==> run a: inputs <==
==> flow/design.v <==
module NCO #(N = 32)(
  input clk,                  
  input rst,                  
  input [N-1:0] ctrl,         
  output reg [15:0] sin_out   
);
reg [N-1:0] phase;
always @(posedge clk) begin
  if (rst)
    phase <= {N{1'b0}};
  else
    phase <= phase + ctrl;
end
reg [5:0] sin_lut_sel;
reg [15:0] sin_lut_val;
always @(*) begin
  sin_lut_sel <= phase[N-2] ? ~(phase[N-3:N-8]-1'b1) : phase[N-3:N-8];
  if (phase[N-2] & ~|phase[N-3:N-8]) begin
    sin_out <= phase[N-1] ? 16'b10000000_00000001 : 16'b01111111_11111111;
  end else begin
    sin_out <= phase[N-1] ? (~sin_lut_val+1'b1) : sin_lut_val;    
  end
  case(sin_lut_sel)
    6'h00 : sin_lut_val <= 16'h0000;
    6'h01 : sin_lut_val <= 16'h0324;
    6'h02 : sin_lut_val <= 16'h0648;
    6'h03 : sin_lut_val <= 16'h096A;
    6'h04 : sin_lut_val <= 16'h0C8C;
    6'h05 : sin_lut_val <= 16'h0FAB;
    6'h06 : sin_lut_val <= 16'h12C8;
    6'h07 : sin_lut_val <= 16'h15E2;
    6'h08 : sin_lut_val <= 16'h18F9;
    6'h09 : sin_lut_val <= 16'h1C0B;
    6'h0A : sin_lut_val <= 16'h1F1A;
    6'h0B : sin_lut_val <= 16'h2223;
    6'h0C : sin_lut_val <= 16'h2528;
    6'h0D : sin_lut_val <= 16'h2826;
    6'h0E : sin_lut_val <= 16'h2B1F;
    6'h0F : sin_lut_val <= 16'h2E11;
    6'h10 : sin_lut_val <= 16'h30FB;
    6'h11 : sin_lut_val <= 16'h33DF;
    6'h12 : sin_lut_val <= 16'h36BA;
    6'h13 : sin_lut_val <= 16'h398C;
    6'h14 : sin_lut_val <= 16'h3C56;
    6'h15 : sin_lut_val <= 16'h3F17;
    6'h16 : sin_lut_val <= 16'h41CE;
    6'h17 : sin_lut_val <= 16'h447A;
    6'h18 : sin_lut_val <= 16'h471C;
    6'h19 : sin_lut_val <= 16'h49B4;
    6'h1A : sin_lut_val <= 16'h4C3F;
    6'h1B : sin_lut_val <= 16'h4EBF;
    6'h1C : sin_lut_val <= 16'h5133;
    6'h1D : sin_lut_val <= 16'h539B;
    6'h1E : sin_lut_val <= 16'h55F5;
    6'h1F : sin_lut_val <= 16'h5842;
    6'h20 : sin_lut_val <= 16'h5A82;
    6'h21 : sin_lut_val <= 16'h5CB3;
    6'h22 : sin_lut_val <= 16'h5ED7;
    6'h23 : sin_lut_val <= 16'h60EB;
    6'h24 : sin_lut_val <= 16'h62F1;
    6'h25 : sin_lut_val <= 16'h64E8;
    6'h26 : sin_lut_val <= 16'h66CF;
    6'h27 : sin_lut_val <= 16'h68A6;
    6'h28 : sin_lut_val <= 16'h6A6D;
    6'h29 : sin_lut_val <= 16'h6C23;
    6'h2A : sin_lut_val <= 16'h6DC9;
    6'h2B : sin_lut_val <= 16'h6F5E;
    6'h2C : sin_lut_val <= 16'h70E2;
    6'h2D : sin_lut_val <= 16'h7254;
    6'h2E : sin_lut_val <= 16'h73B5;
    6'h2F : sin_lut_val <= 16'h7504;
    6'h30 : sin_lut_val <= 16'h7641;
    6'h31 : sin_lut_val <= 16'h776B;
    6'h32 : sin_lut_val <= 16'h7884;
    6'h33 : sin_lut_val <= 16'h7989;
    6'h34 : sin_lut_val <= 16'h7A7C;
    6'h35 : sin_lut_val <= 16'h7B5C;
    6'h36 : sin_lut_val <= 16'h7C29;
    6'h37 : sin_lut_val <= 16'h7CE3;
    6'h38 : sin_lut_val <= 16'h7D89;
    6'h39 : sin_lut_val <= 16'h7E1D;
    6'h3A : sin_lut_val <= 16'h7E9C;
    6'h3B : sin_lut_val <= 16'h7F09;
    6'h3C : sin_lut_val <= 16'h7F61;
    6'h3D : sin_lut_val <= 16'h7FA6;
    6'h3E : sin_lut_val <= 16'h7FD8;
    6'h3F : sin_lut_val <= 16'h7FF5;
  endcase
end
endmodule
module Chirp #(N = 32)(
  input clk,
  input rst,
  input [7:0] delay,           
  input reverse,               
  input [N-1:0] min_ctrl,      
  input [N-1:0] max_ctrl,      
  input [N-1:0] inc_rate,      
  input [N-1:0] div_rate,      
  output reg nco_reset,        
  output reg [N-1:0] nco_ctrl  
);
wire [N-1:0] stt_ctrl;
wire [N-1:0] end_ctrl;
wire end_flag;
assign stt_ctrl = reverse ? max_ctrl : min_ctrl;
assign end_ctrl = reverse ? min_ctrl : max_ctrl;
assign end_flag = reverse ? (nco_ctrl <= end_ctrl) : (nco_ctrl >= end_ctrl);
reg [N-1:0] rate_count;
reg [7:0] delay_count;
always @(posedge clk) begin
  if (rst) begin
    rate_count <= {N{1'b0}};
    delay_count <= 4'b0;
    nco_reset <= 1'b1;
    nco_ctrl <= {N{1'b0}};
  end else begin
    if (end_flag) begin
      nco_ctrl <= stt_ctrl;
      rate_count <= rate_count + 1'b1;
    end else if (rate_count >= div_rate) begin
      nco_ctrl <= reverse ? nco_ctrl - inc_rate : nco_ctrl + inc_rate;
      rate_count <= {N{1'b0}};
    end else
      rate_count <= rate_count + 1'b1;
    if (end_flag) begin
      if (delay_count >= delay)
        delay_count <= 8'b0;
      else
        delay_count <= delay_count + 1'b1;
    end
    nco_reset <= |delay_count;
  end
end
endmodule
module WaveGenerator #(N = 32, M = 16)(
  input clk,
  input rst,
  input chirp_reverse,             
  input [7:0] chirp_delay,         
  input [N-1:0] chirp_min_ctrl,    
  input [N-1:0] chirp_max_ctrl,    
  input [N-1:0] chirp_inc_rate,    
  input [N-1:0] chirp_div_rate,    
  output reg [M-1:0] waveform     
);
reg nco_reset;
reg [N-1:0] nco_ctrl;
wire chirp_nco_reset;
wire [N-1:0] chirp_nco_ctrl;
wire [15:0] sin_out;
always @(posedge clk) begin
  nco_ctrl <= chirp_nco_ctrl;
  nco_reset <= chirp_nco_reset;
  waveform <= sin_out;
end
NCO #(.N(N)) NCO0 (
  .clk     ( clk       ),  
  .rst     ( nco_reset ),  
  .ctrl    ( nco_ctrl  ),  
  .sin_out ( sin_out   )  
);
Chirp #(.N(N)) Chirp0 (
  .clk       ( clk             ),  
  .rst       ( rst             ),  
  .delay     ( chirp_delay     ),  
  .reverse   ( chirp_reverse   ),  
  .min_ctrl  ( chirp_min_ctrl  ),  
  .max_ctrl  ( chirp_max_ctrl  ),  
  .inc_rate  ( chirp_inc_rate  ),  
  .div_rate  ( chirp_div_rate  ),  
  .nco_reset ( chirp_nco_reset ),  
  .nco_ctrl  ( chirp_nco_ctrl  )   
);
endmodule
==> flow/run.sh <==
#!/bin/bash
# the make line also repeats each setting of config.mk as NAME=value (left out here)
make -C /OpenROAD-flow-scripts/flow DESIGN_CONFIG=/design/flow/config.mk WORK_HOME=/design/flow/orfs CLKGATE_MAP_FILE= finish
==> flow/config.mk <==
export PLATFORM = sky130hd
export DESIGN_NAME = WaveGenerator
export DESIGN_NICKNAME = WaveGenerator
export VERILOG_FILES = /design/flow/design.v
export SDC_FILE = /design/flow/constraint.sdc
export NUM_CORES = 4
export LEC_CHECK = 0
export CAP_MARGIN = 20
export CORE_MARGIN = 2
export CORE_UTILIZATION = 70
export CTS_CLUSTER_SIZE = 62
export SETUP_SLACK_MARGIN = -0.29
export SLEW_MARGIN = 20
==> flow/constraint.sdc <==
create_clock -name core_clock -period 3.81 [get_ports {clk}]
set_input_delay 0.7620 -clock core_clock [delete_from_list [all_inputs] [get_ports {clk}]]
set_output_delay 0.7620 -clock core_clock [all_outputs]
set_load 0.01 [all_outputs]
==> run b (differences from run a) <==
--- a/flow/config.mk
+++ b/flow/config.mk
@@ -7,7 +7,7 @@
 export LEC_CHECK = 0
+export ABC_AREA = 1
 export CAP_MARGIN = 20
 export CORE_MARGIN = 2
-export CORE_UTILIZATION = 70
-export CTS_CLUSTER_SIZE = 62
-export SETUP_SLACK_MARGIN = -0.29
-export SLEW_MARGIN = 20
+export CORE_UTILIZATION = 40
+export CTS_CLUSTER_DIAMETER = 101
+export SLEW_MARGIN = 25
==> flow/constraint.sdc (replaced) <==
create_clock -name core_clock -period 6.0 [get_ports {clk}]
set_input_delay 1.2000 -clock core_clock [delete_from_list [all_inputs] [get_ports {clk}]]
set_output_delay 1.2000 -clock core_clock [all_outputs]
set_load 0.01 [all_outputs]
==> run c (differences from run a) <==
--- a/flow/config.mk
+++ b/flow/config.mk
@@ -8,6 +8,10 @@
 export CAP_MARGIN = 20
+export CORE_ASPECT_RATIO = 1.76
 export CORE_MARGIN = 2
-export CORE_UTILIZATION = 70
-export CTS_CLUSTER_SIZE = 62
-export SETUP_SLACK_MARGIN = -0.29
+export CORE_UTILIZATION = 52
+export CTS_CLUSTER_DIAMETER = 371
+export CTS_CLUSTER_SIZE = 98
+export PLACE_DENSITY = 0.42
+export SETUP_SLACK_MARGIN = 0.66
 export SLEW_MARGIN = 20
+export TNS_END_PERCENT = 15
==> flow/constraint.sdc (replaced) <==
create_clock -name core_clock -period 6.0 [get_ports {clk}]
set_input_delay 1.2000 -clock core_clock [delete_from_list [all_inputs] [get_ports {clk}]]
set_output_delay 1.2000 -clock core_clock [all_outputs]
set_load 0.01 [all_outputs]
==> comparison table <==
MI comb area: run b 9570 µm²; run a -; run c 9710 µm²
Layout Cells excl Fill: run b 2828; run a -; run c 2160
Internal Power: run b 0.00302 W; run a -; run c 0.00282 W
Number of nets in the final layout: run b 2656; run a -; run c 2123
Number of clock buffer instances in the layout: run b 17; run a -; run c 17
Required time at the endpoint of the critical path: run b 6.36 ns; run a -; run c 6.35 ns
Delay of the slowest critical-path stage: run b 0.43 ns; run a -; run c 0.59 ns
Metal2 WL: run b 21200 µm; run a -; run c 19500 µm
Number of logged tool warnings: run b 39; run a -; run c 42
1st-iter DRT viols: run b 860; run a -; run c 713
Leakage: run b 8.12 nW; run a -; run c 6.88 nW
Number of library cell types mapped by synthesis: run b 50; run a 86; run c 86
Measured slew at the worst slew-check pin: run b 0.984 ns; run a -; run c 1.01 ns
Outcome: run b finished clean; run a did not finish; run c finished clean
Last stage reached: run b -; run a global routing; run c -
Endpoint type of the worst setup path: run b register; run a -; run c register
Critical-path cell with the highest stage delay: run b sky130_fd_sc_hd__clkdlybuf4s50_1; run a -; run c sky130_fd_sc_hd__or4_1
Core ar.: run b 34500 µm²; run a 18800 µm²; run c 25600 µm²
Biggest consumer: run b combinational logic; run a -; run c combinational logic
Bufs w/o clock: run b 166; run a -; run c 199

* * *

==> run M: inputs <==
RTL: the design.v shown in full above, as it stands there.
make LEC_CHECK=0 CAP_MARGIN=5 CELL_PAD_IN_SITES_GLOBAL_PLACEMENT=0 CORE_MARGIN=2 CORE_UTILIZATION=70 CTS_CLUSTER_DIAMETER=361 CTS_CLUSTER_SIZE=32 GPL_ROUTABILITY_DRIVEN=1 PLACE_DENSITY=0.65 SETUP_SLACK_MARGIN=0.98 SLEW_MARGIN=35 finish   # period 5.02 ns
run.sh (not shown) runs the stock make flow with config.mk's settings and CLKGATE_MAP_FILE=.
==> run Y: changes against run M <==
CAP_MARGIN = 0   (was 5)
CELL_PAD_IN_SITES_GLOBAL_PLACEMENT = unset   (was 0)
CTS_CLUSTER_DIAMETER = unset   (was 361)
CTS_CLUSTER_SIZE = 39   (was 32)
GPL_ROUTABILITY_DRIVEN = unset   (was 1)
HOLD_SLACK_MARGIN = -0.09   (was unset)
PLACE_DENSITY = unset   (was 0.65)
SETUP_SLACK_MARGIN = unset   (was 0.98)
SLEW_MARGIN = 20   (was 35)
==> flow/constraint.sdc (replaced) <==
create_clock -name core_clock -period 4.46 [get_ports {clk}]
set_input_delay 0.8920 -clock core_clock [delete_from_list [all_inputs] [get_ports {clk}]]
set_output_delay 0.8920 -clock core_clock [all_outputs]
set_load 0.01 [all_outputs]
==> run D: changes against run M <==
ABC_AREA = 1   (was unset)
CAP_MARGIN = 20   (was 5)
CELL_PAD_IN_SITES_GLOBAL_PLACEMENT = unset   (was 0)
CORE_ASPECT_RATIO = 0.5   (was unset)
CORE_UTILIZATION = 54   (was 70)
CTS_CLUSTER_DIAMETER = 378   (was 361)
CTS_CLUSTER_SIZE = 90   (was 32)
GPL_ROUTABILITY_DRIVEN = unset   (was 1)
PLACE_DENSITY = unset   (was 0.65)
SETUP_SLACK_MARGIN = -0.57   (was 0.98)
SLEW_MARGIN = 5   (was 35)
==> flow/constraint.sdc (replaced) <==
create_clock -name core_clock -period 6.0 [get_ports {clk}]
set_input_delay 1.2000 -clock core_clock [delete_from_list [all_inputs] [get_ports {clk}]]
set_output_delay 1.2000 -clock core_clock [all_outputs]
set_load 0.01 [all_outputs]
==> run C: changes against run M <==
ABC_AREA = 1   (was unset)
CAP_MARGIN = 20   (was 5)
CELL_PAD_IN_SITES_GLOBAL_PLACEMENT = unset   (was 0)
CORE_UTILIZATION = 72   (was 70)
CTS_CLUSTER_DIAMETER = 400   (was 361)
CTS_CLUSTER_SIZE = 94   (was 32)
GPL_ROUTABILITY_DRIVEN = unset   (was 1)
PLACE_DENSITY = unset   (was 0.65)
SETUP_SLACK_MARGIN = unset   (was 0.98)
SLEW_MARGIN = 20   (was 35)
==> flow/constraint.sdc (replaced) <==
create_clock -name core_clock -period 4.61 [get_ports {clk}]
set_input_delay 0.9220 -clock core_clock [delete_from_list [all_inputs] [get_ports {clk}]]
set_output_delay 0.9220 -clock core_clock [all_outputs]
set_load 0.01 [all_outputs]
==> run_results.csv <==
group,metric,value,unit
global_routing,grt_use_met3,5.717,%
placed_design,dpl.cell_count,2683,
run_status,status,"finished clean",
run,warnings,43,
timing,setup_viol,0,
cells_and_area,bufAreaShareNonClock,9.946,%
cells_and_area,final_net_count,2654,
timing,holdWs,0.4025,ns
[end of results for run D]
==> run_results.csv <==
group,metric,value,unit
placed_design,dpl.cell_count,2046,
run_status,status,"finished clean",
cells_and_area,bufAreaShareNonClock,14.00,%
timing,holdWs,0.3733,ns
global_routing,grt_use_met3,12.14,%
timing,setup_viol,0,
[end of results for run M]
==> run_results.csv <==
group,metric,value,unit
run_status,status,"finished clean",
placed_design,dpl.cell_count,2619,
timing,setup_viol,0,
timing,holdWs,0.3929,ns
global_routing,grt_use_met3,8.753,%
cells_and_area,bufAreaShareNonClock,10.90,%
[end of results for run C]
==> run_results.csv <==
group,metric,value,unit
synthesis,yosys-stat-area,13460,um2
synthesis,ys_sh_mux,5.402,%
run_status,status,"did not finish",
synthesis,synth_cells,1686,
synthesis,area_leaders,"dfxtp_1, ha_1, mux2i_1",
placed_design,dpl.cell_count,2152,
synthesis,yosysTopAreaCell,"dfxtp_1",
run_status,haltStage,"5_1_grt",
[end of results for run Y]

* * *

==> v8: inputs <==
RTL: the design.v shown in full above, as it stands there.
Settings: LEC_CHECK=0, CAP_MARGIN=20, CORE_MARGIN=2, CORE_UTILIZATION=70, CTS_CLUSTER_DIAMETER=360, CTS_CLUSTER_SIZE=32, PLACE_DENSITY=0.66, SETUP_SLACK_MARGIN=-0.37, SLEW_MARGIN=20, TNS_END_PERCENT=5; clock period 5.37 ns.
==> inputs of v29, as changes to v8 <==
- CORE_UTILIZATION: 70 -> 71
- CTS_CLUSTER_DIAMETER: 360 -> not set
- CTS_CLUSTER_SIZE: 32 -> 62
- HOLD_SLACK_MARGIN: not set -> -0.1
- PLACE_DENSITY: 0.66 -> 0.79
- SETUP_SLACK_MARGIN: -0.37 -> not set
- TNS_END_PERCENT: 5 -> not set
==> flow/constraint.sdc (replaced) <==
create_clock -name core_clock -period 4.43 [get_ports {clk}]
set_input_delay 0.8860 -clock core_clock [delete_from_list [all_inputs] [get_ports {clk}]]
set_output_delay 0.8860 -clock core_clock [all_outputs]
set_load 0.01 [all_outputs]
==> inputs of v38, as changes to v8 <==
- CORE_UTILIZATION: 70 -> 66
- PLACE_DENSITY: 0.66 -> not set
- TNS_END_PERCENT: 5 -> not set
==> notes <==
v8 ran to the end with no violations. v38 passed the timing, DRC and antenna checks. v29 failed in global routing (5_1_grt). In flip-flop count, v8 and v38 do not differ. In v38 the hold slack is better than in v8, by 61 ps. In sequential power, v8 and v38 hardly differ. Die size, lowest first: v29, v8, v38. Worst setup slack: v8 is better than v38 (42 ps). Register-to-register slack: v38 is worse than v8 (30 ps). Against v38, the clock-buffer cell count of v8 is lower by 1. In sequential share of layout area, v8 and v38 hardly differ. Of v8 and v38, v8 has the higher total power (gap about 0.54%, measured against v38). In v8 the core utilization is higher than in v38, by 5.4 points.
Power is estimated from default activity; no workload was simulated.
